File: flow/constraint.sdc
create_clock -name core_clock -period 7.85 [get_ports {clk}]
set_input_delay 1.5700 -clock core_clock [delete_from_list [all_inputs] [get_ports {clk}]]
set_output_delay 1.5700 -clock core_clock [all_outputs]
set_load 0.01 [all_outputs]
File: flow/run.sh
#!/bin/bash
# the make line also repeats each setting of config.mk as NAME=value (left out here)
make -C /OpenROAD-flow-scripts/flow DESIGN_CONFIG=/design/flow/config.mk WORK_HOME=/design/flow/orfs CLKGATE_MAP_FILE= finish
File: flow/design.v
`timescale 1ns / 1ps
module accelerator (
    input  wire clk,
    input  wire rst_n,
    input  wire in_valid,
    input  wire [31:0] in_data,
    output wire in_ready,
    output wire out_valid,
    output wire [31:0] out_data,
    input  wire out_ready
);
parameter MAX_SHAPES = 8;
parameter MAX_REGION_W = 64;
parameter MAX_REGION_H = 64;
parameter MAX_SHAPE_CELLS = 16;
function integer clog2;
    input integer value;
    integer v;
    begin
        v = value - 1;
        for (clog2 = 0; v > 0; clog2 = clog2 + 1)
            v = v >> 1;
    end
endfunction
localparam integer SHAPE_IDX_W = clog2(MAX_SHAPES + 1);
localparam ST_IDLE        = 3'd0;
localparam ST_LOAD_SHAPES = 3'd1;
localparam ST_LOAD_REGION = 3'd2;
localparam ST_OUTPUT      = 3'd3;
reg [2:0] state;
reg [15:0] num_shapes;
reg [15:0] num_regions;
reg [15:0] regions_seen;
reg [31:0] regions_that_fit;
reg [7:0] shape_num_cells [0:MAX_SHAPES-1];
reg [SHAPE_IDX_W-1:0] shape_idx;
reg [1:0] shape_substate;  
reg [7:0] cells_remaining;
reg [15:0] region_w;
reg [15:0] region_h;
reg [7:0] region_q [0:MAX_SHAPES-1];
reg [1:0] region_substate;  
integer i;
wire accept = in_valid && in_ready;
wire shape_loading_done = (shape_idx >= num_shapes);
wire region_loading_done = (regions_seen >= num_regions);
assign in_ready =
    (state == ST_IDLE)        ? 1'b1 :
    (state == ST_LOAD_SHAPES) ? !shape_loading_done :
    (state == ST_LOAD_REGION) ? !region_loading_done :
    1'b0;  
assign out_valid = (state == ST_OUTPUT);
assign out_data  = regions_that_fit;
always @(posedge clk) begin
    if (!rst_n) begin
        state <= ST_IDLE;
        num_shapes <= 16'd0;
        num_regions <= 16'd0;
        regions_seen <= 16'd0;
        regions_that_fit <= 32'd0;
        shape_idx <= {SHAPE_IDX_W{1'b0}};
        shape_substate <= 2'd0;
        cells_remaining <= 8'd0;
        region_substate <= 2'd0;
        region_w <= 16'd0;
        region_h <= 16'd0;
        for (i = 0; i < MAX_SHAPES; i = i + 1) begin
            shape_num_cells[i] <= 8'd0;
            region_q[i] <= 8'd0;
        end
    end else begin
        case (state)
            ST_IDLE: begin
                if (accept) begin
                    num_shapes <= (in_data[15:0] > MAX_SHAPES) ? MAX_SHAPES : in_data[15:0];
                    num_regions <= in_data[31:16];
                    regions_seen <= 16'd0;
                    regions_that_fit <= 32'd0;
                    shape_idx <= {SHAPE_IDX_W{1'b0}};
                    shape_substate <= 2'd0;
                    cells_remaining <= 8'd0;
                    region_substate <= 2'd0;
                    state <= ST_LOAD_SHAPES;
                end
            end
            ST_LOAD_SHAPES: begin
                if (shape_idx >= num_shapes) begin
                    region_substate <= 2'd0;
                    state <= ST_LOAD_REGION;
                end else if (accept) begin
                    case (shape_substate)
                        2'd0: begin
                            shape_num_cells[shape_idx] <= in_data[23:16];
                            cells_remaining <= in_data[23:16];
                            if (in_data[23:16] == 0) begin
                                shape_idx <= shape_idx + 1'b1;
                                shape_substate <= 2'd0;
                            end else begin
                                shape_substate <= 2'd1;
                            end
                        end
                        2'd1: begin
                            if (cells_remaining <= 8'd4) begin
                                cells_remaining <= 8'd0;
                                shape_idx <= shape_idx + 1'b1;
                                shape_substate <= 2'd0;
                            end else begin
                                cells_remaining <= cells_remaining - 8'd4;
                                shape_substate <= 2'd1;
                            end
                        end
                        default: shape_substate <= 2'd0;
                    endcase
                end
            end
            ST_LOAD_REGION: begin
                if (regions_seen >= num_regions) begin
                    state <= ST_OUTPUT;
                end else if (accept) begin
                    case (region_substate)
                        2'd0: begin
                            region_w <= in_data[15:0];
                            region_h <= in_data[31:16];
                            for (i = 0; i < MAX_SHAPES; i = i + 1) begin
                                region_q[i] <= 8'd0;
                            end
                            region_substate <= 2'd1;
                        end
                        2'd1: begin
                            region_q[0] <= in_data[7:0];
                            if (MAX_SHAPES > 1) region_q[1] <= in_data[15:8];
                            if (MAX_SHAPES > 2) region_q[2] <= in_data[23:16];
                            if (MAX_SHAPES > 3) region_q[3] <= in_data[31:24];
                            region_substate <= 2'd2;
                        end
                        2'd2: begin
                            if (MAX_SHAPES > 4) region_q[4] <= in_data[7:0];
                            if (MAX_SHAPES > 5) region_q[5] <= in_data[15:8];
                            if (MAX_SHAPES > 6) region_q[6] <= in_data[23:16];
                            if (MAX_SHAPES > 7) region_q[7] <= in_data[31:24];
                            begin : area_calc_block
                                reg [31:0] ra;
                                reg [31:0] ta;
                                integer k;
                                ra = region_w * region_h;
                                ta = 32'd0;
                                for (k = 0; (k < MAX_SHAPES) && (k < 4); k = k + 1) begin
                                    ta = ta + (shape_num_cells[k] * region_q[k]);
                                end
                                if (MAX_SHAPES > 4) ta = ta + (shape_num_cells[4] * in_data[7:0]);
                                if (MAX_SHAPES > 5) ta = ta + (shape_num_cells[5] * in_data[15:8]);
                                if (MAX_SHAPES > 6) ta = ta + (shape_num_cells[6] * in_data[23:16]);
                                if (MAX_SHAPES > 7) ta = ta + (shape_num_cells[7] * in_data[31:24]);
                                if (ta <= ra) begin
                                    regions_that_fit <= regions_that_fit + 1'b1;
                                end
                            end
                            regions_seen <= regions_seen + 1'b1;
                            region_substate <= 2'd0;
                        end
                        default: region_substate <= 2'd0;
                    endcase
                end
            end
            ST_OUTPUT: begin
                if (out_valid && out_ready) begin
                    state <= ST_IDLE;
                end
            end
            default: state <= ST_IDLE;
        endcase
    end
end
endmodule
`timescale 1ns / 1ps
module day12_top #(
    parameter MAX_REGION_W = 64,
    parameter MAX_REGION_H = 64
) (
    input  wire clk,
    input  wire rst_n,
    input  wire in_valid,
    input  wire [31:0] in_data,
    output wire in_ready,
    output wire out_valid,
    output wire [31:0] out_data,
    input  wire out_ready
);
accelerator #(
    .MAX_REGION_W(MAX_REGION_W),
    .MAX_REGION_H(MAX_REGION_H)
) accel (
    .clk(clk),
    .rst_n(rst_n),
    .in_valid(in_valid),
    .in_data(in_data),
    .in_ready(in_ready),
    .out_valid(out_valid),
    .out_data(out_data),
    .out_ready(out_ready)
);
endmodule
File: flow/config.mk
export PLATFORM = sky130hd
export DESIGN_NAME = day12_top
export DESIGN_NICKNAME = day12_top
export VERILOG_FILES = /design/flow/design.v
export SDC_FILE = /design/flow/constraint.sdc
export NUM_CORES = 4
export LEC_CHECK = 0
export ABC_AREA = 1
export CAP_MARGIN = 20
export CORE_ASPECT_RATIO = 0.5
export CORE_MARGIN = 2
export CORE_UTILIZATION = 72
export CTS_CLUSTER_DIAMETER = 373
export CTS_CLUSTER_SIZE = 13
export PLACE_DENSITY_LB_ADDON = 0.19
export SETUP_SLACK_MARGIN = 1.56
export SLEW_MARGIN = 20
==> results of run 1 <==
through the flow:
step                       util  hold WS [ns]  total power, uW
final                     0.850         0.451            15100
after global routing      0.850         0.474            16500
after CTS                 0.837         0.451            13300
after detailed placement  0.819         0.440            11800
after global placement    0.819         0.430            11700
after floorplan               -         0.419             7780
routing by layer:
layer / wire length (microns) / track usage / up-vias / share of wire
met1: 46500 / 0.517 / 18300 / 0.38
met2: 56500 / 0.696 / 1895 / 0.46
met3: 12800 / 0.0972 / 469 / 0.10
li1: - / - / 17400 / -
met5: 0 / 0 / - / 0
met4: 6910 / 0.224 / 0 / 0.056
repair_timing:
action,4_1_cts,5_1_grt
endpoints found under the setup margin,32,32
cloned,3,2
endpoints found under the hold margin,0,0
gates resized,98,120
pin swaps,50,88
setup buffers,15,22
final cells by class:
type                       count  area, sq um
tap                          756          946
sequential                   229         5230
inverter                    1401         5260
clock inverter                 2         16.3
antenna                        8         20.0
fill                        3360         8340
clock buffer                  31          563
multi-input combinational   3659        30200
timing repair buffer         652         5190
==> impl_metrics.toml, run 1 <==
# implementation run metrics
[status]
outcome = "complete, but fails checks"
so_faults = "negative setup slack"

[cts]
numCtsBuffers = 21
cts_tree = "yes"
cts_sinks = 229
clk_pin_slew_worst_paths_ns = 0.07
cts_root_buf = "clkbuf_16"
postCtsHoldBufs = 0
htree_num_levels = 1
clk_path_buf_depth = 3
clk_latency_ns = 0.60

[place]
dp_cells = 6654
io_buffer_count = 69
place_ws_ns = -4.70
dpl.hpwl_microns = 97300
routabilityCongestion = 0.985
placed_area_sq_um = 45600

[power]
power_switching_uw = 7260
p_clk_frac = 0.069
leakagePower_uw = 0.0278
power.group.top = "combinational cells"
ir_drop_mv = 1.18
p_seq_uw = 1300
powerDensity_nw_per_um2 = 320
p_int_uw = 7880
comb_power_share = 0.846
pg_comb_uw = 12800
seq_power_share = 0.086
swShare = 0.480
p_clk_uw = 1040

[flow_run]
maxCapViolCount = 0
log.warning_count = 30

[worst_setup_path]
slowest_delay_ns = 0.58
cp_top_family = "adder cells"
worstSetupStartpoint = "in_data[6]"
cp_num_buf_inv = 10
start_kind = "input port"
critPathCaptureType = "flip-flop"
slowest_stage = "fa_1"
critPathKind = "input port to flip-flop"
reg2reg_to = "accel.regions_that_fit[10]"
crit_end = "accel.regions_that_fit[10]"
worstPathRequired_ns = 8.25
timing.critical_path.fanout_max = 5
r2r_cells = 61
r2r_slack_ns = -3.27
worstSetupPathDepth = 57
r2r-start = "accel.shape_num_cells[3][2]"
cp.arrival_ns = 11.72

[logic_synthesis]
yosysUniqueCellTypes = 50
syn_inst = 5535
adder_share = 0.417
simple_gate_share = 0.185
synth_top_cell_by_count = "inv_1"
synth-seq-cells = 229
topCellsByArea = "fa_1 26%, ha_1 16%, inv_1 13%"
synth_area_sq_um = 40700
aoi_share = 0.0691
top_area_cell = "fa_1"
flop_cell = "dfxtp_1"
ys_seq_frac = 0.128
top_area_frac = 0.261
edf_count = 64
synthTopCellsByCount = "1386 x inv_1, 1279 x nand2_1, 532 x fa_1"
syn_avg_cell_area_sq_um = 7.36
ys_sh_mux = 0
synth_chip_area_sq_um = 40700
top_logic_kind = "adder cells"
yosys_cells = 5535
ys_sh_xor = 0.0471
ys_warn_count = 2
async_reset_ff_frac = 0

[routing]
via_count = 38100
routed_wl_microns = 123000
drc_errors = 0
drtPass1Iterations = 6
antenna_left = 0
wl_per_cell_microns = 18.2
drtIter0Drc = 3379
vias_per_cell = 5.66

[timing]
hold_viol_final = 0
timing.final.ws_setup_ns = -3.48
tns_ns = -110.42
fmax_mhz = 88.3
timing.slew.headroom = 0.207
min_period_ns = 11.33
skew_ns = 0.0544
finalSetupViolations = 32
rsz0062_at_grt = "true"
fin_crit_sh = 1.44
tightest_slew_ns = 1.19
slew_viol_final = 0

[hold_path]
holdPathEnd = "accel.num_shapes[7]"
min_path_cells = 2
min-delay-start = "accel.num_shapes[7]"
hp-class = "flip-flop to flip-flop"

[grt]
grt_overflow = 0
grt_pass1_vias = 39100
grt_use_total = 0.420
grt_max_degree = 69
grt_pass1_wl_microns = 194000
grt_antenna_before_repair = 4

[floorplanning]
rows = 61
ios = 70
initCoreUtil = 0.731
die_h_microns = 172
core-area_sq_um = 55700
chip_area_sq_um = 58600
die_w_microns = 340

[final_layout]
final_cell_count_no_fill = 6738
fin_area_sq_um = 47400
syn_to_final_growth_pct = 16.3
finalNetCount = 7038
==> inputs of run 2 (changes only) <==
ABC_AREA = default   (was 1)
CORE_ASPECT_RATIO = default   (was 0.5)
CORE_UTILIZATION = 61   (was 72)
CTS_CLUSTER_DIAMETER = default   (was 373)
CTS_CLUSTER_SIZE = default   (was 13)
PLACE_DENSITY_LB_ADDON = default   (was 0.19)
SETUP_SLACK_MARGIN = 2.84   (was 1.56)
clock period = 9.73 ns   (was 7.85 ns; I/O delays follow)
==> run 2 against run 1 <==
  * Still fails the layout checks on negative setup slack
  * Critical path depth shrank 2
  * Sequential power shrank about 20%
  * Sequential share of layout area grew 0.52 points
  * Flip-flop count is the same
  * Core utilization shrank 13 points
  * Highest routed layer is now met5
  * Power shrank 26%
  * Global-route usage shrank 9.1 points
  * Clock-buffer cell count grew 7
  * Non-clock buffer count shrank 92
  * Wire length shrank 14%
  * Combinational power shrank about 30%
==> impl_metrics.toml, run 2 <==
# implementation run metrics
[final_layout]
final_util = 0.720
finalNetCount = 5877
ff_latch_area_sq_um = 5230
fillers = 5033
syn_to_final_growth_pct = 17.0
logic_area_sq_um = 30800

[power]
ir_drop_mv = 0.917
power.total_uw = 11100
swShare = 0.430
pg_comb_uw = 8990
power_switching_uw = 4790
seq_power_share = 0.094
p_clk_frac = 0.100
p_clk_uw = 1110
leakagePower_uw = 0.0228
p_int_uw = 6350
powerDensity_nw_per_um2 = 246
comb_power_share = 0.807
power.group.top = "combinational cells"
p_seq_uw = 1040

[logic_synthesis]
yosys_cells = 4373
synth_top_cell_by_count = "inv_1"
ys_seq_frac = 0.135
ys_sh_mux = 0.000809
ys_sh_xor = 0.0435
yosysUniqueCellTypes = 84
async_reset_ff_frac = 0
top_area_frac = 0.275
edf_count = 64
top_logic_kind = "adder cells"
topCellsByArea = "fa_1 28%, ha_1 16%, dfxtp_1 8.5%"
adder_share = 0.439
synth-seq-cells = 229
synth_chip_area_sq_um = 38700
ys_warn_count = 2
synthTopCellsByCount = "705 x inv_1, 532 x fa_1, 523 x and2_1"
synth_area_sq_um = 38700
top_area_cell = "fa_1"
syn_avg_cell_area_sq_um = 8.85
aoi_share = 0.103
simple_gate_share = 0.193
flop_cell = "dfxtp_1"
syn_inst = 4373

[timing]
whs_ns = 0.452
tightest_slew_ns = 0.970
min_period_ns = 12.81
rsz0062_at_grt = "true"
timing.slew.headroom = 0.353
hold_viol_final = 0
finalSetupViolations = 32
slew_viol_final = 0
skew_ns = 0.0189
fmax_mhz = 78.1
timing.final.ws_setup_ns = -3.08
tns_ns = -97.23
fin_crit_sh = 1.32

[cts]
cts_root_buf = "clkbuf_16"
cts_sinks = 229
cts_tree = "yes"
clk_latency_ns = 0.59
clk_pin_slew_worst_paths_ns = 0.06
numCtsBuffers = 27
clk_path_buf_depth = 3
htree_num_levels = 1
postCtsHoldBufs = 0

[routing]
vias_per_cell = 5.54
drtPass1Iterations = 6
wl_per_cell_microns = 18.5
antenna_left = 0
drtIter0Drc = 2215
routed_wl_microns = 105000
drc_errors = 0
via_count = 31400
diodes = 0

[worst_setup_path]
cp_top_family = "adder cells"
r2r_slack_ns = -2.49
worst_path_most_repeated_cell = "fa_1"
crit_end = "accel.regions_that_fit[13]"
start_kind = "input port"
r2r-start = "accel.shape_num_cells[3][2]"
critPathKind = "input port to flip-flop"
slowest_stage = "fa_1"
cp_num_buf_inv = 10
worstSetupStartpoint = "in_data[4]"
slowest_delay_ns = 0.54
timing.critical_path.fanout_max = 8
worstPathRequired_ns = 10.24
reg2reg_to = "accel.regions_that_fit[13]"
worstSetupPathDepth = 55
cp.arrival_ns = 13.32
r2r_cells = 56
critPathCaptureType = "flip-flop"

[place]
routabilityCongestion = 0.914
io_buffer_count = 69
dpl.hpwl_microns = 85300

[grt]
grt_max_degree = 70
grt_overflow = 0
met3_usage = 0.0425
grt_pass1_wl_microns = 171000
grt_use_total = 0.329
grt_pass1_vias = 32100
use_met2 = 0.521
grt_antenna_before_repair = 4
use_met1 = 0.486
top_usage_layer = "met2"

[status]
so_faults = "negative setup slack"
outcome = "complete, but fails checks"

[hold_path]
min_path_cells = 2
min-delay-start = "accel.cells_remaining[1]"
hp-class = "flip-flop to flip-flop"
holdPathEnd = "accel.cells_remaining[1]"

[floorplanning]
core-area_sq_um = 62900
die_h_microns = 256
ios = 70
rows = 92
chip_area_sq_um = 65500
die_w_microns = 256
initCoreUtil = 0.616

[flow_run]
maxCapViolCount = 0
log.warning_count = 32
==> run 2: what timing repair did <==
action | CTS | global route
gates resized | 92 | 75
hold endpoints to repair | 0 | 0
setup buffers | 10 | 16
pin swaps | 38 | 74
gates cloned | 6 | 1
endpoints found under the setup margin | 32 | 32
==> run 2: cell type report <==
type,count,area share
clock buffers,38,0.0172
clock inverters,10,0.00384
inverters,706,0.0586
multi-input cells,3279,0.680
flip-flops and latches,229,0.115
well taps,846,0.0234
repair buffers,560,0.102
==> run 2: stage by stage <==
stage | worst slack (ns) | instances | area [sq um]
after global placement | -3.83 | 5585 | 43400
after global routing | -3.58 | 5668 | 45300
after CTS | -2.99 | 5649 | 44800
after floorplan | -2.86 | 4374 | 38800
after detailed placement | -4.06 | 5585 | 43400
final | -3.08 | 5668 | 45300
==> run 2: metal layers <==
| metal | vias to the layer above | part of all wire | wire [microns] |
|---|---|---|---|
| li1 | 14900 | - | - |
| met1 | 15500 | 0.45 | 47800 |
| met2 | 909 | 0.45 | 47100 |
| met3 | 122 | 0.075 | 7880 |
| met4 | 2 | 0.022 | 2280 |
| met5 | - | 0.00012 | 13 |
==> inputs of run 3 (changes only) <==
ABC_AREA = 1   (was default)
CORE_MARGIN = 7   (was 2)
CORE_UTILIZATION = 40   (was 61)
GPL_TIMING_DRIVEN = 0   (was default)
MIN_ROUTING_LAYER = met2   (was default)
SETUP_SLACK_MARGIN = -0.31   (was 2.84)
clock period = 7.94 ns   (was 9.73 ns; I/O delays follow)
==> run 3 against run 2 <==
  * Sequential power is about 20% higher
  * The layout still fails its checks (negative setup slack)
  * Register-to-register slack worse by 1.2 ns
  * Flip-flop count unchanged
==> impl_metrics.toml, run 3 <==
# implementation run metrics
[logic_synthesis]
ys_sh_mux = 0
syn_avg_cell_area_sq_um = 7.36
synth_top_cell_by_count = "inv_1"
ys_warn_count = 2
simple_gate_share = 0.185
synth_area_sq_um = 40700
syn_inst = 5535
ys_seq_frac = 0.128
top_area_frac = 0.261
synth-seq-cells = 229
yosys_cells = 5535
yosysUniqueCellTypes = 50
flop_cell = "dfxtp_1"
ys_sh_xor = 0.0471
adder_share = 0.417
async_reset_ff_frac = 0
topCellsByArea = "fa_1 26%, ha_1 16%, inv_1 13%"
synthTopCellsByCount = "1386 x inv_1, 1279 x nand2_1, 532 x fa_1"
top_logic_kind = "adder cells"
edf_count = 64
synth_chip_area_sq_um = 40700
top_area_cell = "fa_1"
aoi_share = 0.0691

[routing]
routed_wl_microns = 125000
drtPass1Iterations = 13
wl_per_cell_microns = 17.8
drtIter0Drc = 8070
antenna_left = 0
drc_errors = 0
via_count = 47900
vias_per_cell = 6.79

[worst_setup_path]
worstSetupStartpoint = "in_data[2]"
cp_top_family = "adder cells"
slowest_stage = "fa_1"
timing.critical_path.fanout_max = 10
worstSetupPathDepth = 55
cp_num_buf_inv = 13
start_kind = "input port"
r2r-start = "accel.shape_num_cells[3][6]"
cp.arrival_ns = 12.15
slowest_delay_ns = 0.57
r2r_cells = 54
critPathKind = "input port to flip-flop"
r2r_slack_ns = -3.68
critPathCaptureType = "flip-flop"
crit_end = "accel.regions_that_fit[10]"
worstPathRequired_ns = 8.44
worst_path_most_repeated_cell = "fa_1"
reg2reg_to = "accel.regions_that_fit[10]"

[power]
comb_power_share = 0.808
pg_comb_uw = 10700
power.group.top = "combinational cells"
p_int_uw = 6410
power_switching_uw = 6820
p_seq_uw = 1250
swShare = 0.515
p_clk_uw = 1300
leakagePower_uw = 0.0257
power.total_uw = 13200
p_clk_frac = 0.098
ir_drop_mv = 0.794
seq_power_share = 0.094
powerDensity_nw_per_um2 = 290

[floorplanning]
initCoreUtil = 0.405
ios = 70
die_w_microns = 333
die_h_microns = 333
chip_area_sq_um = 111000
rows = 116
core-area_sq_um = 101000

[cts]
htree_num_levels = 1
cts_root_buf = "clkbuf_16"
cts_tree = "yes"
cts_sinks = 229
clk_latency_ns = 0.61
clk_path_buf_depth = 3
numCtsBuffers = 27
clk_pin_slew_worst_paths_ns = 0.06

[flow_run]
log.warning_count = 30
maxCapViolCount = 0

[place]
routabilityCongestion = 1.01
dpl.hpwl_microns = 97700
io_buffer_count = 60

[final_layout]
logic_area_sq_um = 30400
ff_latch_area_sq_um = 5230
final_util = 0.453
syn_to_final_growth_pct = 12.0
fillers = 10200
finalNetCount = 6744

[timing]
fin_crit_sh = 1.47
tightest_slew_ns = 1.34
slew_viol_final = 0
min_period_ns = 11.65
fmax_mhz = 85.8
rsz0062_at_grt = "true"
timing.final.ws_setup_ns = -3.71
timing.slew.headroom = 0.108
hold_viol_final = 0
finalSetupViolations = 32
skew_ns = 0.0500

[hold_path]
hp-class = "flip-flop to flip-flop"
min_path_cells = 2
holdPathEnd = "accel.num_shapes[13]"
min-delay-start = "accel.num_shapes[13]"

[status]
outcome = "complete, but fails checks"
so_faults = "negative setup slack"

[grt]
grt_use_total = 0.325
grt_antenna_before_repair = 0
grt_overflow = 0
grt_pass1_vias = 52400
grt_pass1_wl_microns = 192000
grt_max_degree = 14
## run 3: timing repair
item	4_1_cts	5_1_grt
gates resized	97	139
endpoints found under the hold margin	0	0
buffers inserted	30	22
endpoints found under the setup margin	32	32
hold buffers	0	0
pin swaps	33	81
cloned	2	1
## run 3: per-layer routing
layer	global-route usage	up-vias	part of all wire
met4	0.0522	62	0.095
met1	-	17800	0
met2	0.360	12000	0.46
met5	0.191	-	0.016
li1	-	16700	-
met3	0.472	1325	0.43
## run 3: area by class of cell
| class | instances | area share |
|---|---|---|
| multi-input combinational | 3656 | 0.666 |
| inverter | 1401 | 0.115 |
| sequential | 229 | 0.115 |
| tap | 1357 | 0.0372 |
| timing repair buffer | 115 | 0.0243 |
| buffer | 240 | 0.0227 |
| clock buffer | 38 | 0.0171 |
| clock inverter | 11 | 0.00195 |
| antenna | 17 | 0.000933 |
## run 3: metrics by stage
step | hold slack, ns | cell area, sq um | cells | TNS [ns] | worst slack, ns
detailed placement | 0.435 | 43200 | 6953 | -185.08 | -5.81
global route | 0.470 | 45600 | 7047 | -139.53 | -4.40
CTS | 0.445 | 44700 | 7027 | -116.56 | -3.69
floorplan | 0.419 | 40900 | 5536 | -99.68 | -3.12
global placement | 0.431 | 43200 | 6953 | -183.10 | -5.76
finish | 0.443 | 45600 | 7064 | -117.15 | -3.71
==> inputs of run 4 (changes only) <==
ABC_AREA = 0   (was 1)
CAP_MARGIN = 5   (was 20)
CELL_PAD_IN_SITES_DETAIL_PLACEMENT = 0   (was default)
CELL_PAD_IN_SITES_GLOBAL_PLACEMENT = 1   (was default)
CORE_ASPECT_RATIO = 1.94   (was default)
CORE_MARGIN = 5   (was 7)
CORE_UTILIZATION = 56   (was 40)
CTS_CLUSTER_DIAMETER = 308   (was default)
GPL_ROUTABILITY_DRIVEN = 1   (was default)
GPL_TIMING_DRIVEN = default   (was 0)
MAX_ROUTING_LAYER = met4   (was default)
MIN_ROUTING_LAYER = default   (was met2)
PLACE_DENSITY = 0.68   (was default)
SETUP_SLACK_MARGIN = 0.38   (was -0.31)
SLEW_MARGIN = 35   (was 20)
TNS_END_PERCENT = 55   (was default)
clock period = 11.1 ns   (was 7.94 ns; I/O delays follow)
==> run 4 against run 3 <==
  * Still fails the layout checks on negative setup slack
  * Synthesized cell count decreased by 21%
  * Clock-buffer cell count decreased by 8
  * Sequential share of layout area increased by 0.079 points
  * Design area decreased by 0.73%
  * Critical endpoint is now accel.regions_that_fit[25]
  * Clock power decreased by 37%
  * Via count decreased by 34%
  * Wire length decreased by 5.8%
==> impl_metrics.toml, run 4 <==
# implementation run metrics
[status]
outcome = "complete, but fails checks"
so_faults = "negative setup slack"

[power]
p_clk_frac = 0.074
power_switching_uw = 4840
p_seq_uw = 918
comb_power_share = 0.843
power.group.top = "combinational cells"
powerDensity_nw_per_um2 = 243
p_int_uw = 6180
p_clk_uw = 818
leakagePower_uw = 0.0227
swShare = 0.439
pg_comb_uw = 9290
ir_drop_mv = 0.537
seq_power_share = 0.083

[floorplanning]
ios = 70
die_w_microns = 199
initCoreUtil = 0.563
core-area_sq_um = 68700
die_h_microns = 376
rows = 134
chip_area_sq_um = 74700

[logic_synthesis]
ys_warn_count = 2
yosys_cells = 4373
ys_sh_mux = 0.000809
top_logic_kind = "adder cells"
ys_sh_xor = 0.0435
synth_area_sq_um = 38700
async_reset_ff_frac = 0
synth_chip_area_sq_um = 38700
synth_top_cell_by_count = "inv_1"
simple_gate_share = 0.193
synth-seq-cells = 229
top_area_frac = 0.275
yosysUniqueCellTypes = 84
top_area_cell = "fa_1"
topCellsByArea = "fa_1 28%, ha_1 16%, dfxtp_1 8.5%"
adder_share = 0.439
flop_cell = "dfxtp_1"
syn_inst = 4373
syn_avg_cell_area_sq_um = 8.85
aoi_share = 0.103
synthTopCellsByCount = "705 x inv_1, 532 x fa_1, 523 x and2_1"
edf_count = 64
ys_seq_frac = 0.135

[timing]
tightest_slew_ns = 0.979
min_period_ns = 13.27
timing.final.ws_setup_ns = -2.17
rsz0062_at_grt = "true"
timing.slew.headroom = 0.347
fin_crit_sh = 1.20
finalSetupViolations = 32
fmax_mhz = 75.3
slew_viol_final = 0
skew_ns = 0.0136
hold_viol_final = 0
whs_ns = 0.457

[worst_setup_path]
timing.critical_path.fanout_max = 6
worstSetupStartpoint = "in_data[3]"
cp.arrival_ns = 13.70
critPathCaptureType = "flip-flop"
r2r_slack_ns = -1.27
r2r_cells = 54
cp_num_buf_inv = 16
critPathKind = "input port to flip-flop"
slowest_stage = "fa_1"
reg2reg_to = "accel.regions_that_fit[25]"
slowest_delay_ns = 0.50
r2r-start = "accel.shape_num_cells[3][3]"
worstSetupPathDepth = 61
start_kind = "input port"
cp_top_family = "adder cells"
crit_end = "accel.regions_that_fit[25]"
worstPathRequired_ns = 11.53

[place]
dpl.hpwl_microns = 98200
routabilityCongestion = 0.961
dp_cells = 5608
place_ws_ns = -3.20
io_buffer_count = 69

[hold_path]
min_path_cells = 2
hp-class = "flip-flop to flip-flop"
min-delay-start = "accel.cells_remaining[0]"
holdPathEnd = "accel.cells_remaining[0]"

[final_layout]
final_util = 0.659
syn_to_final_growth_pct = 17.0
fillers = 5931
final_cell_count_no_fill = 5692
finalNetCount = 5862

[grt]
grt_use_total = 0.331
grt_max_degree = 70
grt_antenna_before_repair = 4
grt_pass1_vias = 34300
grt_overflow = 0
grt_pass1_wl_microns = 186000

[flow_run]
maxCapViolCount = 0
log.warning_count = 32

[routing]
antenna_left = 0
vias_per_cell = 5.58
drtIter0Drc = 1176
wl_per_cell_microns = 20.8
drc_errors = 0
routed_wl_microns = 118000
drtPass1Iterations = 5
via_count = 31800

[cts]
cts_tree = "yes"
clk_pin_slew_worst_paths_ns = 0.07
postCtsHoldBufs = 0
cts_sinks = 229
htree_num_levels = 1
numCtsBuffers = 23
clk_path_buf_depth = 3
cts_root_buf = "clkbuf_16"
clk_latency_ns = 0.57
## run 4: layout make-up
| class | count | area (sq um) | share of cell area |
|---|---|---|---|
| antenna | 3 | 7.51 | 0.000166 |
| clock buffer | 30 | 637 | 0.0141 |
| clock inverter | 12 | 114 | 0.00251 |
| inverter | 706 | 2650 | 0.0585 |
| multi-input combinational | 3279 | 31000 | 0.684 |
| sequential | 229 | 5230 | 0.115 |
| tap | 884 | 1110 | 0.0244 |
| timing repair buffer | 549 | 4580 | 0.101 |
## run 4: timing repair
item | in CTS | in global routing
endpoints found under the setup margin | 32 | 32
resized | 131 | 60
pin swaps | 89 | 71
cloned | 4 | 0
buffers inserted | 24 | 11
## run 4: stage by stage
stage	setup TNS (ns)	instance area, sq um	power (uW)
6_report	-67.40	45300	11000
3_5_place_dp	-101.63	43400	8910
2_1_floorplan	-55.80	38800	5410
3_3_place_gp	-95.34	43400	8860
4_1_cts	-69.59	44900	10300
5_1_grt	-81.27	45300	11800
## run 4: routing by layer
layer	GRT usage	wire length, microns	up-vias
met5	-	0	-
met4	0.199	9600	0
met3	0.0301	3730	340
met2	0.622	65100	672
met1	0.323	39700	15900
li1	-	-	14900
==> inputs of run 5 (changes only) <==
CAP_MARGIN = 20   (was 5)
CELL_PAD_IN_SITES_DETAIL_PLACEMENT = default   (was 0)
CELL_PAD_IN_SITES_GLOBAL_PLACEMENT = default   (was 1)
CORE_ASPECT_RATIO = default   (was 1.94)
CORE_MARGIN = 8   (was 5)
CORE_UTILIZATION = 44   (was 56)
CTS_CLUSTER_DIAMETER = default   (was 308)
GPL_ROUTABILITY_DRIVEN = default   (was 1)
GPL_TIMING_DRIVEN = 0   (was default)
HOLD_SLACK_MARGIN = 0.1   (was default)
MAX_ROUTING_LAYER = default   (was met4)
PLACE_DENSITY = 0.83   (was 0.68)
SETUP_SLACK_MARGIN = default   (was 0.38)
SLEW_MARGIN = 15   (was 35)
TNS_END_PERCENT = 50   (was 55)
clock period = 20.8 ns   (was 11.1 ns; I/O delays follow)
==> run 5 against run 4 <==
  * Now clean on timing, DRC and antenna
  * Clock power fell by 34%
  * Wire length fell by 11%
  * Clock skew rose by 0.011 ns
  * Sequential power fell by 47%
  * Core utilization fell by 18 points
  * Via count fell by 2.0%
  * Critical path depth fell by 8
  * Setup slack improved by 4.8 ns
  * Critical endpoint is now accel.regions_that_fit[24]
==> impl_metrics.toml, run 5 <==
# implementation run metrics
[place]
routabilityCongestion = 0.964
dpl.hpwl_microns = 83800
io_buffer_count = 69
placed_area_sq_um = 40900
place_ws_ns = 2.28

[worst_setup_path]
r2r-start = "accel.shape_num_cells[2][5]"
r2r_cells = 50
reg2reg_to = "accel.regions_that_fit[24]"
slowest_delay_ns = 0.63
cp_top_family = "adder cells"
worst_path_most_repeated_cell = "fa_1"
critPathCaptureType = "flip-flop"
worstSetupPathDepth = 53
start_kind = "input port"
cp.arrival_ns = 18.64
critPathKind = "input port to flip-flop"
r2r_slack_ns = 6.44
crit_end = "accel.regions_that_fit[24]"
timing.critical_path.fanout_max = 10
slowest_stage = "clkdlybuf4s50_1"
cp_num_buf_inv = 8
worstSetupStartpoint = "in_data[2]"
worstPathRequired_ns = 21.23

[flow_run]
maxCapViolCount = 0
log.warning_count = 27

[grt]
grt_antenna_before_repair = 6
grt_overflow = 0
grt_pass1_wl_microns = 170000
grt_use_total = 0.213
grt_max_degree = 15
grt_pass1_vias = 32600

[power]
p_seq_uw = 486
pg_comb_uw = 3050
leakagePower_uw = 0.0205
p_clk_frac = 0.132
powerDensity_nw_per_um2 = 97.2
seq_power_share = 0.119
power_switching_uw = 2020
power.total_uw = 4070
comb_power_share = 0.749
p_clk_uw = 537
p_int_uw = 2060
power.group.top = "combinational cells"
swShare = 0.495
ir_drop_mv = 0.397

[routing]
antenna_left = 0
routed_wl_microns = 105000
via_count = 31100
vias_per_cell = 5.50
drtIter0Drc = 2432
wl_per_cell_microns = 18.5
drc_errors = 0
drtPass1Iterations = 8

[cts]
clk_path_buf_depth = 3
postCtsSetupBuffers = 0
cts_tree = "yes"
cts_resized = 0
numCtsBuffers = 29
cts_sinks = 229
htree_num_levels = 1
clk_pin_slew_worst_paths_ns = 0.06
postCtsHoldBufs = 0
cts_root_buf = "clkbuf_16"
clk_latency_ns = 0.60

[logic_synthesis]
synth_top_cell_by_count = "inv_1"
edf_count = 64
yosysUniqueCellTypes = 84
aoi_share = 0.103
synthTopCellsByCount = "705 x inv_1, 532 x fa_1, 523 x and2_1"
topCellsByArea = "fa_1 28%, ha_1 16%, dfxtp_1 8.5%"
simple_gate_share = 0.193
adder_share = 0.439
top_logic_kind = "adder cells"
synth_area_sq_um = 38700
syn_inst = 4373
top_area_frac = 0.275
yosys_cells = 4373
ys_warn_count = 2
ys_seq_frac = 0.135
syn_avg_cell_area_sq_um = 8.85
top_area_cell = "fa_1"
async_reset_ff_frac = 0
synth_chip_area_sq_um = 38700
synth-seq-cells = 229
flop_cell = "dfxtp_1"
ys_sh_mux = 0.000809
ys_sh_xor = 0.0435

[hold_path]
holdPathEnd = "accel.num_regions[11]"
min-delay-start = "accel.num_regions[11]"
hp-class = "flip-flop to flip-flop"
min_path_cells = 2

[floorplanning]
die_h_microns = 313
chip_area_sq_um = 97700
die_w_microns = 313
core-area_sq_um = 87000
ios = 70
initCoreUtil = 0.445
rows = 108

[timing]
tightest_slew_ns = 1.12
tns_ns = 0
rsz0062_at_grt = "false"
skew_ns = 0.0249
fmax_mhz = 54.9
timing.final.ws_setup_ns = 2.60
finalSetupViolations = 0
hold_viol_final = 0
fin_crit_sh = 0.875
timing.slew.headroom = 0.232
min_period_ns = 18.20
slew_viol_final = 0

[final_layout]
fin_area_sq_um = 41900
finalNetCount = 5553
syn_to_final_growth_pct = 8.30

[status]
outcome = "timing/DRC/antenna clean"
-- run 5: routing by layer --
layer	track usage	vias to the layer above	part of all wire
li1	-	14300	-
met1	0.264	15200	0.39
met2	0.356	1286	0.47
met3	0.0510	336	0.099
met4	0.0875	6	0.049
met5	0	-	0.00033
-- run 5: final cells by class --
cell class | count | area (sq um)
diodes | 3 | 7.51
plain buffers | 160 | 674
clock inverters | 13 | 111
fillers | 7805 | 45100
inverters | 706 | 2650
flip-flops and latches | 229 | 5230
multi-input cells | 3279 | 30200
clock buffers | 41 | 896
repair buffers | 74 | 727
well taps | 1155 | 1450
-- run 5: metrics by stage --
step / utilization / hold WS [ns] / instances
floorplan: - / 0.432 / 4374
global placement: 0.469 / 0.438 / 5598
detailed placement: 0.470 / 0.448 / 5601
CTS: 0.481 / 0.456 / 5655
global route: 0.481 / 0.477 / 5657
finish: 0.481 / 0.454 / 5660
==> inputs of run 6 (changes only) <==
ABC_AREA = default   (was 0)
CORE_MARGIN = 2   (was 8)
CORE_UTILIZATION = 65   (was 44)
GPL_TIMING_DRIVEN = default   (was 0)
HOLD_SLACK_MARGIN = default   (was 0.1)
PLACE_DENSITY = default   (was 0.83)
SLEW_MARGIN = 20   (was 15)
TNS_END_PERCENT = default   (was 50)
clock period = 9.11 ns   (was 20.8 ns; I/O delays follow)
==> run 6 against run 5 <==
  * Now fails the layout checks on negative setup slack
  * Power went up to 2.9 times the previous value
  * Register-to-register slack worse by 9.5 ns
  * Via count is 1.2% higher
  * First-iteration DRC count is 18% lower
  * Flip-flop count stayed put
  * Final cell count is 0.46% lower
  * Wire length is 0.71% lower
  * Core utilization is 29 points higher
  * Critical endpoint is now accel.regions_that_fit[16]
==> impl_metrics.toml, run 6 <==
# implementation run metrics
[timing]
fmax_mhz = 78.1
skew_ns = 0.0287
timing.slew.headroom = 0.365
fin_crit_sh = 1.41
tightest_slew_ns = 0.952
slew_viol_final = 0
timing.final.ws_setup_ns = -3.69
min_period_ns = 12.80
finalSetupViolations = 32
hold_viol_final = 0
rsz0062_at_grt = "true"

[logic_synthesis]
yosys_cells = 4373
synth_area_sq_um = 38700
top_area_cell = "fa_1"
adder_share = 0.439
edf_count = 64
top_logic_kind = "adder cells"
simple_gate_share = 0.193
synth_chip_area_sq_um = 38700
synthTopCellsByCount = "705 x inv_1, 532 x fa_1, 523 x and2_1"
top_area_frac = 0.275
synth_top_cell_by_count = "inv_1"
ys_sh_mux = 0.000809
ys_sh_xor = 0.0435
yosysUniqueCellTypes = 84
flop_cell = "dfxtp_1"
ys_seq_frac = 0.135
syn_inst = 4373
async_reset_ff_frac = 0
aoi_share = 0.103
syn_avg_cell_area_sq_um = 8.85
ys_warn_count = 2
synth-seq-cells = 229
topCellsByArea = "fa_1 28%, ha_1 16%, dfxtp_1 8.5%"

[hold_path]
hp-class = "flip-flop to flip-flop"
holdPathEnd = "accel.num_regions[6]"
min_path_cells = 2
min-delay-start = "accel.num_regions[6]"

[power]
ir_drop_mv = 0.916
leakagePower_uw = 0.0230
swShare = 0.438
p_clk_frac = 0.095
comb_power_share = 0.812
power_switching_uw = 5220
p_seq_uw = 1110
p_clk_uw = 1130
powerDensity_nw_per_um2 = 262
power.group.top = "combinational cells"
seq_power_share = 0.093
p_int_uw = 6680
pg_comb_uw = 9670

[floorplanning]
core-area_sq_um = 58900
initCoreUtil = 0.657
die_w_microns = 248
ios = 70
rows = 89
die_h_microns = 248
chip_area_sq_um = 61500

[routing]
met1_length_microns = 45000
top_layer = "met5"
route.met2.wl_microns = 46600
diodes = 0
via_count = 31500
dr_wl_met3_microns = 8490
drc_errors = 0
routed_wl_microns = 104000
antenna_left = 0
drtPass1Iterations = 6
wl_per_cell_microns = 18.4
vias_per_cell = 5.60
drtIter0Drc = 1983

[worst_setup_path]
worstSetupStartpoint = "in_data[3]"
cp_top_family = "adder cells"
slowest_stage = "fa_1"
r2r_slack_ns = -3.09
slowest_delay_ns = 0.58
critPathCaptureType = "flip-flop"
crit_end = "accel.regions_that_fit[16]"
cp.arrival_ns = 13.31
worstPathRequired_ns = 9.62
r2r-start = "accel.shape_num_cells[3][4]"
worstSetupPathDepth = 56
timing.critical_path.fanout_max = 8
reg2reg_to = "accel.regions_that_fit[16]"
start_kind = "input port"
r2r_cells = 53
cp_num_buf_inv = 11
critPathKind = "input port to flip-flop"
worst_path_most_repeated_cell = "fa_1"

[final_layout]
finalNetCount = 5913
fin_area_sq_um = 45400
syn_to_final_growth_pct = 17.3
final_util = 0.770

[place]
routabilityCongestion = 0.936
io_buffer_count = 69
placed_area_sq_um = 43700
dpl.hpwl_microns = 83000

[grt]
grt_pass1_wl_microns = 166000
grt_use_total = 0.344
grt_antenna_before_repair = 9
grt_pass1_vias = 31800
grt_max_degree = 70
grt_overflow = 0

[cts]
cts_root_buf = "clkbuf_16"
cts_sinks = 229
clk_pin_slew_worst_paths_ns = 0.06
clk_path_buf_depth = 3
clk_latency_ns = 0.60
cts_tree = "yes"
htree_num_levels = 1
numCtsBuffers = 28

[flow_run]
maxCapViolCount = 0
log.warning_count = 32

[status]
so_faults = "negative setup slack"
outcome = "complete, but fails checks"
run 6: area by class of cell:
cell class / count / area (sq um)
clock buffer: 42 / 843
clock inverter: 10 / 75.1
fill: 4341 / 13500
inverter: 706 / 2650
multi-input combinational: 3279 / 30800
sequential: 229 / 5230
tap: 773 / 967
timing repair buffer: 595 / 4840
run 6: stage by stage:
step	hold WS (ns)	power, uW	setup WS [ns]	cells	setup TNS, ns
finish	0.457	11900	-3.69	5634	-116.74
floorplan	0.432	6590	-3.35	4374	-106.74
global route	0.466	12900	-4.10	5634	-130.40
detailed placement	0.447	9990	-4.56	5556	-145.24
global placement	0.442	9870	-4.32	5556	-137.93
CTS	0.455	11400	-3.60	5623	-114.26
run 6: layer usage:
layer | vias to the layer above | global-route usage
met3 | 202 | 0.0593
met5 | - | 0
met4 | 6 | 0.110
met1 | 15300 | 0.480
li1 | 15000 | -
met2 | 986 | 0.546
run 6: repair_timing:
item,4_1_cts,5_1_grt
gates cloned,4,3
setup buffers,11,12
hold endpoints to repair,0,0
endpoints found under the setup margin,32,32
hold buffers,0,0
pin swaps,35,60
resized,55,95
==> inputs of run 7 (changes only) <==
ABC_AREA = 0   (was default)
CELL_PAD_IN_SITES_GLOBAL_PLACEMENT = 1   (was default)
CORE_MARGIN = 7   (was 2)
CORE_UTILIZATION = 40   (was 65)
CTS_CLUSTER_SIZE = 33   (was default)
GPL_ROUTABILITY_DRIVEN = 1   (was default)
GPL_TIMING_DRIVEN = 0   (was default)
HOLD_SLACK_MARGIN = 0.09   (was default)
MIN_ROUTING_LAYER = met1   (was default)
SETUP_SLACK_MARGIN = -0.31   (was default)
SLEW_MARGIN = 25   (was 20)
clock period = 16.8 ns   (was 9.11 ns; I/O delays follow)
==> run 7 against run 6 <==
  * Flip-flop count unchanged
  * First-iteration DRC count decreased by 23%
  * Synthesized area unchanged
  * Setup slack improved by 4.2 ns
  * Hold slack got worse by 0.0045 ns
  * Global-route usage decreased by 13 points
  * Clock power decreased by 39%
  * Critical endpoint is now accel.regions_that_fit[25]
  * Now clean on timing, DRC and antenna
  * Register-to-register slack improved by 5.9 ns
  * Critical path type unchanged
  * Die size increased by 72%
==> impl_metrics.toml, run 7 <==
# implementation run metrics
[logic_synthesis]
simple_gate_share = 0.193
yosysUniqueCellTypes = 84
syn_inst = 4373
top_logic_kind = "adder cells"
adder_share = 0.439
topCellsByArea = "fa_1 28%, ha_1 16%, dfxtp_1 8.5%"
aoi_share = 0.103
edf_count = 64
synth_area_sq_um = 38700
ys_sh_xor = 0.0435
synth-seq-cells = 229
synthTopCellsByCount = "705 x inv_1, 532 x fa_1, 523 x and2_1"
synth_top_cell_by_count = "inv_1"
ys_seq_frac = 0.135
ys_sh_mux = 0.000809
top_area_frac = 0.275
ys_warn_count = 2
top_area_cell = "fa_1"
synth_chip_area_sq_um = 38700
yosys_cells = 4373
flop_cell = "dfxtp_1"
async_reset_ff_frac = 0
syn_avg_cell_area_sq_um = 8.85

[worst_setup_path]
slowest_stage = "fa_1"
worstSetupPathDepth = 52
crit_end = "accel.regions_that_fit[25]"
r2r_cells = 53
cp_num_buf_inv = 7
worstSetupStartpoint = "in_data[2]"
timing.critical_path.fanout_max = 12
cp_top_family = "adder cells"
worst_path_most_repeated_cell = "fa_1"
slowest_delay_ns = 0.57
cp.arrival_ns = 16.80
r2r-start = "accel.shape_num_cells[3][2]"
start_kind = "input port"
worstPathRequired_ns = 17.28
critPathKind = "input port to flip-flop"
reg2reg_to = "accel.regions_that_fit[25]"
r2r_slack_ns = 2.77
critPathCaptureType = "flip-flop"

[routing]
via_count = 29400
routed_wl_microns = 115000
drc_errors = 0
drtPass1Iterations = 6
antenna_left = 0
drtIter0Drc = 1531
wl_per_cell_microns = 20.0
vias_per_cell = 5.10

[grt]
grt_overflow = 0
grt_antenna_before_repair = 6
grt_max_degree = 17
grt_pass1_vias = 30900
grt_use_total = 0.219
grt_pass1_wl_microns = 183000

[power]
swShare = 0.487
comb_power_share = 0.742
leakagePower_uw = 0.0206
p_clk_frac = 0.138
pg_comb_uw = 3730
ir_drop_mv = 0.305
powerDensity_nw_per_um2 = 119
p_seq_uw = 603
power.total_uw = 5030
power_switching_uw = 2450
p_int_uw = 2580
p_clk_uw = 693
power.group.top = "combinational cells"
seq_power_share = 0.120

[cts]
clk_pin_slew_worst_paths_ns = 0.06
cts_tree = "yes"
cts_sinks = 229
numCtsBuffers = 31
htree_num_levels = 1
clk_latency_ns = 0.63
cts_root_buf = "clkbuf_16"
clk_path_buf_depth = 3
postCtsHoldBufs = 0

[timing]
min_period_ns = 16.31
timing.final.ws_setup_ns = 0.485
finalSetupViolations = 0
slew_viol_final = 0
hold_viol_final = 0
fmax_mhz = 61.3
tightest_slew_ns = 1.04
fin_crit_sh = 0.971
timing.slew.headroom = 0.303
skew_ns = 0.0236

[floorplanning]
ios = 70
initCoreUtil = 0.405
die_w_microns = 325
die_h_microns = 325
core-area_sq_um = 95400
chip_area_sq_um = 106000
rows = 113

[final_layout]
fillers = 9737
logic_area_sq_um = 30200
syn_to_final_growth_pct = 8.86
ff_latch_area_sq_um = 5230
finalNetCount = 5549

[place]
io_buffer_count = 69
routabilityCongestion = 0.864
dpl.hpwl_microns = 95200
place_ws_ns = -1.58

[hold_path]
min-delay-start = "accel.num_regions[8]"
min_path_cells = 2
hp-class = "flip-flop to flip-flop"
holdPathEnd = "accel.num_regions[8]"

[status]
outcome = "timing/DRC/antenna clean"

[flow_run]
log.warning_count = 27
maxCapViolCount = 0
run 7: cell type report:
type                       count  area share
clock inverter                14     0.00365
inverter                     706      0.0629
buffer                       152      0.0155
sequential                   229       0.124
timing repair buffer          76      0.0182
multi-input combinational   3279       0.717
antenna                        1   0.0000594
clock buffer                  43      0.0210
tap                         1265      0.0376
run 7: metal layers:
layer  part of all wire  GRT usage  vias to the layer above  routed length [microns]
met4              0.024     0.0470                        2                     2770
met3              0.041     0.0276                      113                     4750
met1               0.46      0.299                    14500                    53600
met5            0.00014          0                        -                       16
li1                   -          -                    14300                        -
met2               0.47      0.371                      478                    54300
run 7: stage by stage:
step | utilization | cell area, sq um | cells | hold WS [ns] | setup TNS [ns]
global route | 0.441 | 42100 | 5764 | 0.472 | -6.09
CTS | 0.441 | 42100 | 5762 | 0.457 | -6.46
global placement | 0.429 | 41000 | 5708 | 0.444 | -50.06
detailed placement | 0.431 | 41100 | 5713 | 0.447 | -48.48
floorplan | - | 38700 | 4374 | 0.432 | 0
finish | 0.441 | 42100 | 5765 | 0.453 | 0
run 7: what timing repair did:
action                                  CTS  global route
setup buffers                             0             2
endpoints found under the setup margin   32            32
pin swaps                                 0             1
gates resized                             4            14
==> inputs of run 8 (changes only) <==
ABC_AREA = default   (was 0)
CELL_PAD_IN_SITES_GLOBAL_PLACEMENT = default   (was 1)
CORE_MARGIN = 2   (was 7)
CORE_UTILIZATION = 72   (was 40)
CTS_CLUSTER_DIAMETER = 348   (was default)
CTS_CLUSTER_SIZE = default   (was 33)
GPL_ROUTABILITY_DRIVEN = default   (was 1)
GPL_TIMING_DRIVEN = default   (was 0)
HOLD_SLACK_MARGIN = default   (was 0.09)
MIN_ROUTING_LAYER = default   (was met1)
PLACE_DENSITY = 0.38   (was default)
SETUP_SLACK_MARGIN = default   (was -0.31)
SLEW_MARGIN = 20   (was 25)
TNS_END_PERCENT = 5   (was default)
clock period = 9.31 ns   (was 16.8 ns; I/O delays follow)
==> run 8 against run 7 <==
  * Largest cell class unchanged
  * Sequential share of layout area decreased by 0.66 points
  * Critical path depth grew 2
  * Core utilization rose by 40 points
  * Final cell count decreased by 4.7%
  * Critical path type unchanged
  * Global-route usage is 16 points higher
  * Now fails the layout checks on negative setup slack
==> impl_metrics.toml, run 8 <==
# implementation run metrics
[status]
outcome = "complete, but fails checks"
so_faults = "negative setup slack"

[timing]
skew_ns = 0.0225
tightest_slew_ns = 1.02
whs_ns = 0.455
slew_viol_final = 0
fmax_mhz = 77.6
rsz0062_at_grt = "true"
fin_crit_sh = 1.38
timing.slew.headroom = 0.318
min_period_ns = 12.88
timing.final.ws_setup_ns = -3.57
hold_viol_final = 0
finalSetupViolations = 32

[logic_synthesis]
top_area_frac = 0.275
top_area_cell = "fa_1"
flop_cell = "dfxtp_1"
edf_count = 64
top_logic_kind = "adder cells"
synthTopCellsByCount = "705 x inv_1, 532 x fa_1, 523 x and2_1"
ys_sh_mux = 0.000809
ys_warn_count = 2
yosys_cells = 4373
aoi_share = 0.103
synth-seq-cells = 229
topCellsByArea = "fa_1 28%, ha_1 16%, dfxtp_1 8.5%"
syn_inst = 4373
simple_gate_share = 0.193
synth_chip_area_sq_um = 38700
yosysUniqueCellTypes = 84
synth_area_sq_um = 38700
ys_seq_frac = 0.135
ys_sh_xor = 0.0435
syn_avg_cell_area_sq_um = 8.85
async_reset_ff_frac = 0
adder_share = 0.439
synth_top_cell_by_count = "inv_1"

[power]
seq_power_share = 0.098
p_seq_uw = 1090
powerDensity_nw_per_um2 = 248
p_int_uw = 6200
swShare = 0.437
power.group.top = "combinational cells"
leakagePower_uw = 0.0226
pg_comb_uw = 8810
p_clk_frac = 0.103
ir_drop_mv = 0.775
comb_power_share = 0.798
p_clk_uw = 1140
power_switching_uw = 4820

[floorplanning]
ios = 70
die_h_microns = 236
chip_area_sq_um = 55600
die_w_microns = 236
initCoreUtil = 0.732
core-area_sq_um = 52900
rows = 84

[place]
place_ws_ns = -4.39
dpl.hpwl_microns = 83800
io_buffer_count = 69
routabilityCongestion = 0.960

[worst_setup_path]
critPathKind = "input port to flip-flop"
r2r_cells = 54
r2r_slack_ns = -2.89
worstPathRequired_ns = 9.77
critPathCaptureType = "flip-flop"
timing.critical_path.fanout_max = 16
start_kind = "input port"
crit_end = "accel.regions_that_fit[24]"
cp.arrival_ns = 13.34
slowest_stage = "fa_1"
slowest_delay_ns = 0.52
cp_top_family = "adder cells"
r2r-start = "accel.shape_num_cells[3][4]"
worstSetupStartpoint = "in_data[6]"
worst_path_most_repeated_cell = "fa_1"
worstSetupPathDepth = 54
cp_num_buf_inv = 8
reg2reg_to = "accel.regions_that_fit[24]"

[routing]
routed_wl_microns = 104000
drtPass1Iterations = 6
antenna_left = 0
drc_errors = 0
drtIter0Drc = 2675
via_count = 32200
vias_per_cell = 5.86
wl_per_cell_microns = 19.0

[grt]
grt_pass1_wl_microns = 170000
grt_overflow = 0
grt_pass1_vias = 33100
grt_use_total = 0.383
grt_antenna_before_repair = 6
grt_max_degree = 70

[final_layout]
ff_latch_area_sq_um = 5230
fillers = 3306
logic_area_sq_um = 30500
syn_to_final_growth_pct = 15.0
finalNetCount = 5855

[hold_path]
min_path_cells = 2
min-delay-start = "accel.cells_remaining[1]"
holdPathEnd = "accel.cells_remaining[1]"
hp-class = "flip-flop to flip-flop"

[cts]
cts_tree = "yes"
numCtsBuffers = 28
clk_path_buf_depth = 3
clk_pin_slew_worst_paths_ns = 0.06
postCtsHoldBufs = 0
clk_latency_ns = 0.60
cts_sinks = 229
cts_root_buf = "clkbuf_16"
htree_num_levels = 1

[flow_run]
maxCapViolCount = 0
log.warning_count = 32
run 8: area by class of cell:
| cell class | count | area share |
|---|---|---|
| Antenna cell | 4 | 0.000225 |
| Clock buffer | 32 | 0.0161 |
| Clock inverter | 20 | 0.00492 |
| Inverter | 706 | 0.0596 |
| Multi-Input combinational cell | 3279 | 0.686 |
| Sequential cell | 229 | 0.117 |
| Tap cell | 688 | 0.0194 |
| Timing Repair Buffer | 537 | 0.0960 |
run 8: timing repair:
| action | 4_1_cts | 5_1_grt |
|---|---|---|
| cloned | 1 | 2 |
| hold endpoints to repair | 0 | 0 |
| setup endpoints to repair | 32 | 32 |
| resized | 16 | 42 |
| setup buffers | 3 | 5 |
| pin swaps | 4 | 30 |
run 8: per-layer routing:
metal,up-vias,GRT usage,part of all wire
li1,14900,-,-
met1,15700,0.522,0.41
met2,1356,0.605,0.45
met3,303,0.0875,0.10
met4,2,0.135,0.041
met5,-,0,0.00012
run 8: per-stage QoR:
step	instances	setup TNS, ns	instance area (sq um)	power, uW	util
floorplan	4374	-101.62	38800	6450	-
global placement	5428	-130.41	43200	9140	0.817
detailed placement	5428	-139.94	43200	9330	0.817
CTS	5484	-114.82	44200	10600	0.836
global route	5495	-129.37	44500	12100	0.841
finish	5495	-113.39	44500	11000	0.841
==> inputs of run 9 (changes only) <==
ABC_AREA = 1   (was default)
CTS_CLUSTER_DIAMETER = 331   (was 348)
PLACE_DENSITY = default   (was 0.38)
PLACE_DENSITY_LB_ADDON = 0.2   (was default)
SETUP_SLACK_MARGIN = 2.31   (was default)
TNS_END_PERCENT = default   (was 5)
clock period = 7.85 ns   (was 9.31 ns; I/O delays follow)
==> run 9 against run 8 <==
  * The layout still fails its checks (negative setup slack)
  * First-iteration DRC count up 9.6%
  * Via count up 17%
  * Combinational power up 44%
  * Sequential power up 19%
  * Setup slack worse by 0.43 ns
  * Sequential share of layout area down 0.74 points
  * Final cell count up 23%
  * Largest cell class unchanged
  * Highest routed layer unchanged
==> impl_metrics.toml, run 9 <==
# implementation run metrics
[final_layout]
finalNetCount = 7043
final_util = 0.845
fillers = 3353
syn_to_final_growth_pct = 16.6

[grt]
grt_pass1_wl_microns = 187000
grt_antenna_before_repair = 6
grt_pass1_vias = 38400
grt_overflow = 0
grt_max_degree = 66
grt_use_total = 0.396

[worst_setup_path]
worstSetupPathDepth = 58
worstPathRequired_ns = 8.33
cp_top_family = "adder cells"
slowest_delay_ns = 0.59
critPathKind = "input port to flip-flop"
reg2reg_to = "accel.regions_that_fit[17]"
slowest_stage = "fa_1"
start_kind = "input port"
r2r_cells = 60
cp.arrival_ns = 12.33
critPathCaptureType = "flip-flop"
timing.critical_path.fanout_max = 8
worst_path_most_repeated_cell = "nand2_1"
r2r_slack_ns = -3.28
worstSetupStartpoint = "in_data[3]"
cp_num_buf_inv = 13
r2r-start = "accel.region_q[3][2]"
crit_end = "accel.regions_that_fit[17]"

[timing]
tightest_slew_ns = 1.16
fin_crit_sh = 1.51
slew_viol_final = 0
skew_ns = 0.0502
hold_viol_final = 0
fmax_mhz = 84.4
timing.final.ws_setup_ns = -4.00
rsz0062_at_grt = "true"
timing.slew.headroom = 0.223
finalSetupViolations = 32
min_period_ns = 11.85

[place]
io_buffer_count = 69
routabilityCongestion = 0.983
dpl.hpwl_microns = 91000

[routing]
drc_errors = 0
drtIter0Drc = 2931
antenna_left = 0
wl_per_cell_microns = 17.6
drtPass1Iterations = 8
routed_wl_microns = 119000
vias_per_cell = 5.60
via_count = 37800

[power]
swShare = 0.473
leakagePower_uw = 0.0279
ir_drop_mv = 1.44
power.total_uw = 15400
pg_comb_uw = 12700
p_clk_frac = 0.088
p_clk_uw = 1350
powerDensity_nw_per_um2 = 324
seq_power_share = 0.084
power_switching_uw = 7270
p_seq_uw = 1300
comb_power_share = 0.828
power.group.top = "combinational cells"
p_int_uw = 8110

[logic_synthesis]
syn_avg_cell_area_sq_um = 7.36
top_area_cell = "fa_1"
aoi_share = 0.0691
synth_top_cell_by_count = "inv_1"
edf_count = 64
synth-seq-cells = 229
yosysUniqueCellTypes = 50
ys_sh_xor = 0.0471
ys_sh_mux = 0
yosys_cells = 5535
async_reset_ff_frac = 0
adder_share = 0.417
top_area_frac = 0.261
simple_gate_share = 0.185
synthTopCellsByCount = "1386 x inv_1, 1279 x nand2_1, 532 x fa_1"
ys_seq_frac = 0.128
synth_chip_area_sq_um = 40700
flop_cell = "dfxtp_1"
top_logic_kind = "adder cells"
syn_inst = 5535
topCellsByArea = "fa_1 26%, ha_1 16%, inv_1 13%"
ys_warn_count = 2
synth_area_sq_um = 40700

[flow_run]
maxCapViolCount = 0
log.warning_count = 30

[hold_path]
holdPathEnd = "accel.num_shapes[15]"
hp-class = "flip-flop to flip-flop"
min_path_cells = 2
min-delay-start = "accel.num_shapes[15]"

[cts]
cts_sinks = 229
htree_num_levels = 1
clk_pin_slew_worst_paths_ns = 0.06
numCtsBuffers = 28
cts_tree = "yes"
cts_root_buf = "clkbuf_16"
clk_path_buf_depth = 3
clk_latency_ns = 0.63

[status]
outcome = "complete, but fails checks"
so_faults = "negative setup slack"

[floorplanning]
core-area_sq_um = 56200
die_w_microns = 242
initCoreUtil = 0.725
chip_area_sq_um = 58500
rows = 87
die_h_microns = 242
ios = 70
-- run 9: metrics by stage --
stage | setup WS, ns | instances | TNS [ns] | hold WS [ns] | area, sq um
2_1_floorplan | -3.19 | 5536 | -101.98 | 0.419 | 40900
3_3_place_gp | -4.33 | 6656 | -137.99 | 0.431 | 45600
3_5_place_dp | -4.65 | 6656 | -147.34 | 0.439 | 45600
4_1_cts | -3.55 | 6729 | -113.26 | 0.454 | 46800
5_1_grt | -4.32 | 6746 | -137.35 | 0.485 | 47500
6_report | -4.00 | 6749 | -127.15 | 0.455 | 47500
-- run 9: timing repair --
action,4_1_cts,5_1_grt
gates cloned,0,1
hold buffers,0,0
pin swaps,29,62
resized,55,111
setup endpoints to repair,32,32
buffers inserted,23,15
-- run 9: final cells by class --
| class | count | area (sq um) | share of cell area |
|---|---|---|---|
| Multi-Input combinational cell | 3656 | 29900 | 0.631 |
| Inverter | 1401 | 5260 | 0.111 |
| Sequential cell | 229 | 5230 | 0.110 |
| Timing Repair Buffer | 653 | 5170 | 0.109 |
| Tap cell | 756 | 946 | 0.0199 |
| Clock buffer | 37 | 795 | 0.0167 |
| Clock inverter | 13 | 143 | 0.00300 |
| Antenna cell | 4 | 10.0 | 0.000211 |
-- run 9: layer usage --
layer / vias up / part of all wire / track usage
met5: - / 0.00019 / 0
met4: 4 / 0.071 / 0.220
met3: 587 / 0.086 / 0.0614
met2: 1893 / 0.48 / 0.678
met1: 17900 / 0.37 / 0.479
li1: 17400 / - / -
==> inputs of run 10 (changes only) <==
ABC_AREA = default   (was 1)
CORE_UTILIZATION = 57   (was 72)
CTS_CLUSTER_DIAMETER = default   (was 331)
PLACE_DENSITY_LB_ADDON = default   (was 0.2)
SETUP_SLACK_MARGIN = default   (was 2.31)
SLEW_MARGIN = 35   (was 20)
clock period = 14.5 ns   (was 7.85 ns; I/O delays follow)
==> run 10 against run 9 <==
  * The run now finishes clean
  * Synthesized area is 5.0% lower
  * Design area is 11% lower
  * Largest cell class unchanged
  * Critical path type unchanged
  * Combinational power is 58% lower
  * Setup slack better by 4.6 ns
  * Critical path depth is 6 lower
  * Final cell count is 20% lower
  * Highest routed layer is now met4
  * Via count is 21% lower
==> impl_metrics.toml, run 10 <==
# implementation run metrics
[routing]
via_count = 29800
antenna_left = 0
drc_errors = 0
wl_per_cell_microns = 18.8
vias_per_cell = 5.53
drtPass1Iterations = 6
routed_wl_microns = 101000
drtIter0Drc = 1790

[logic_synthesis]
adder_share = 0.439
synth_area_sq_um = 38700
ys_warn_count = 2
aoi_share = 0.103
synth_chip_area_sq_um = 38700
syn_inst = 4373
async_reset_ff_frac = 0
syn_avg_cell_area_sq_um = 8.85
top_area_frac = 0.275
top_logic_kind = "adder cells"
yosysUniqueCellTypes = 84
topCellsByArea = "fa_1 28%, ha_1 16%, dfxtp_1 8.5%"
ys_sh_xor = 0.0435
yosys_cells = 4373
simple_gate_share = 0.193
flop_cell = "dfxtp_1"
synth_top_cell_by_count = "inv_1"
edf_count = 64
top_area_cell = "fa_1"
ys_sh_mux = 0.000809
ys_seq_frac = 0.135
synthTopCellsByCount = "705 x inv_1, 532 x fa_1, 523 x and2_1"
synth-seq-cells = 229

[final_layout]
final_cell_count_no_fill = 5381
syn_to_final_growth_pct = 9.19
final_util = 0.629
fin_area_sq_um = 42200
fillers = 5996
finalNetCount = 5557

[power]
swShare = 0.440
power_switching_uw = 3010
p_int_uw = 3830
comb_power_share = 0.780
ir_drop_mv = 0.562
pg_comb_uw = 5330
leakagePower_uw = 0.0211
p_clk_frac = 0.117
p_seq_uw = 707
power.group.top = "combinational cells"
powerDensity_nw_per_um2 = 162
p_clk_uw = 797
seq_power_share = 0.103

[floorplanning]
initCoreUtil = 0.576
rows = 95
core-area_sq_um = 67200
die_w_microns = 265
ios = 70
die_h_microns = 265
chip_area_sq_um = 70000

[grt]
grt_antenna_before_repair = 4
grt_pass1_vias = 30100
grt_overflow = 0
grt_use_total = 0.296
grt_pass1_wl_microns = 164000
grt_max_degree = 70

[hold_path]
holdPathEnd = "accel.cells_remaining[1]"
hp-class = "flip-flop to flip-flop"
min-delay-start = "accel.cells_remaining[1]"
min_path_cells = 2

[cts]
cts_sinks = 229
clk_latency_ns = 0.63
cts_tree = "yes"
clk_pin_slew_worst_paths_ns = 0.06
clk_path_buf_depth = 3
cts_root_buf = "clkbuf_16"
numCtsBuffers = 30
htree_num_levels = 1

[worst_setup_path]
r2r_slack_ns = 2.13
reg2reg_to = "accel.regions_that_fit[27]"
critPathCaptureType = "flip-flop"
cp_top_family = "adder cells"
worstSetupStartpoint = "in_data[5]"
r2r_cells = 53
cp_num_buf_inv = 9
worstPathRequired_ns = 15.00
start_kind = "input port"
crit_end = "accel.regions_that_fit[27]"
r2r-start = "accel.shape_num_cells[2][5]"
slowest_delay_ns = 0.55
cp.arrival_ns = 14.42
slowest_stage = "fa_1"
timing.critical_path.fanout_max = 31
critPathKind = "input port to flip-flop"
worstSetupPathDepth = 52
worst_path_most_repeated_cell = "fa_1"

[timing]
finalSetupViolations = 0
whs_ns = 0.455
skew_ns = 0.0500
fin_crit_sh = 0.960
timing.slew.headroom = 0.395
tns_ns = 0
tightest_slew_ns = 0.906
min_period_ns = 13.92
hold_viol_final = 0
slew_viol_final = 0
fmax_mhz = 71.8

[place]
io_buffer_count = 69
placed_area_sq_um = 41100
dpl.hpwl_microns = 79700
routabilityCongestion = 0.931
dp_cells = 5322

[flow_run]
log.warning_count = 29
maxCapViolCount = 0

[status]
outcome = "timing/DRC/antenna clean"
run 10: what timing repair did:
item | in CTS | in global routing
buffers inserted | 0 | 1
gates resized | 0 | 27
endpoints found under the setup margin | 0 | 32
endpoints found under the hold margin | 0 | 0
hold buffers | 0 | 0
run 10: layout make-up:
cell class | instances | area (sq um) | share of cell area
inverter | 706 | 2650 | 0.0627
clock inverter | 17 | 200 | 0.00474
sequential | 229 | 5230 | 0.124
timing repair buffer | 237 | 1970 | 0.0467
antenna | 2 | 5.00 | 0.000118
multi-input combinational | 3279 | 30200 | 0.716
clock buffer | 38 | 853 | 0.0202
tap | 873 | 1090 | 0.0259
run 10: stage by stage:
stage,total power [uW],setup slack [ns]
2_1_floorplan,3920,0.398
3_3_place_gp,5850,-0.380
3_5_place_dp,5840,-0.544
4_1_cts,6700,0.0700
5_1_grt,7460,-0.0192
6_report,6840,0.575
run 10: routing by layer:
metal	global-route usage	up-vias	wire [microns]
met4	0.0580	0	2210
met5	0	-	0
met2	0.463	729	44300
met1	0.428	14700	46700
li1	-	14300	-
met3	0.0610	110	7670
Power figures rest on the tool's default switching activity, not on a simulated workload.
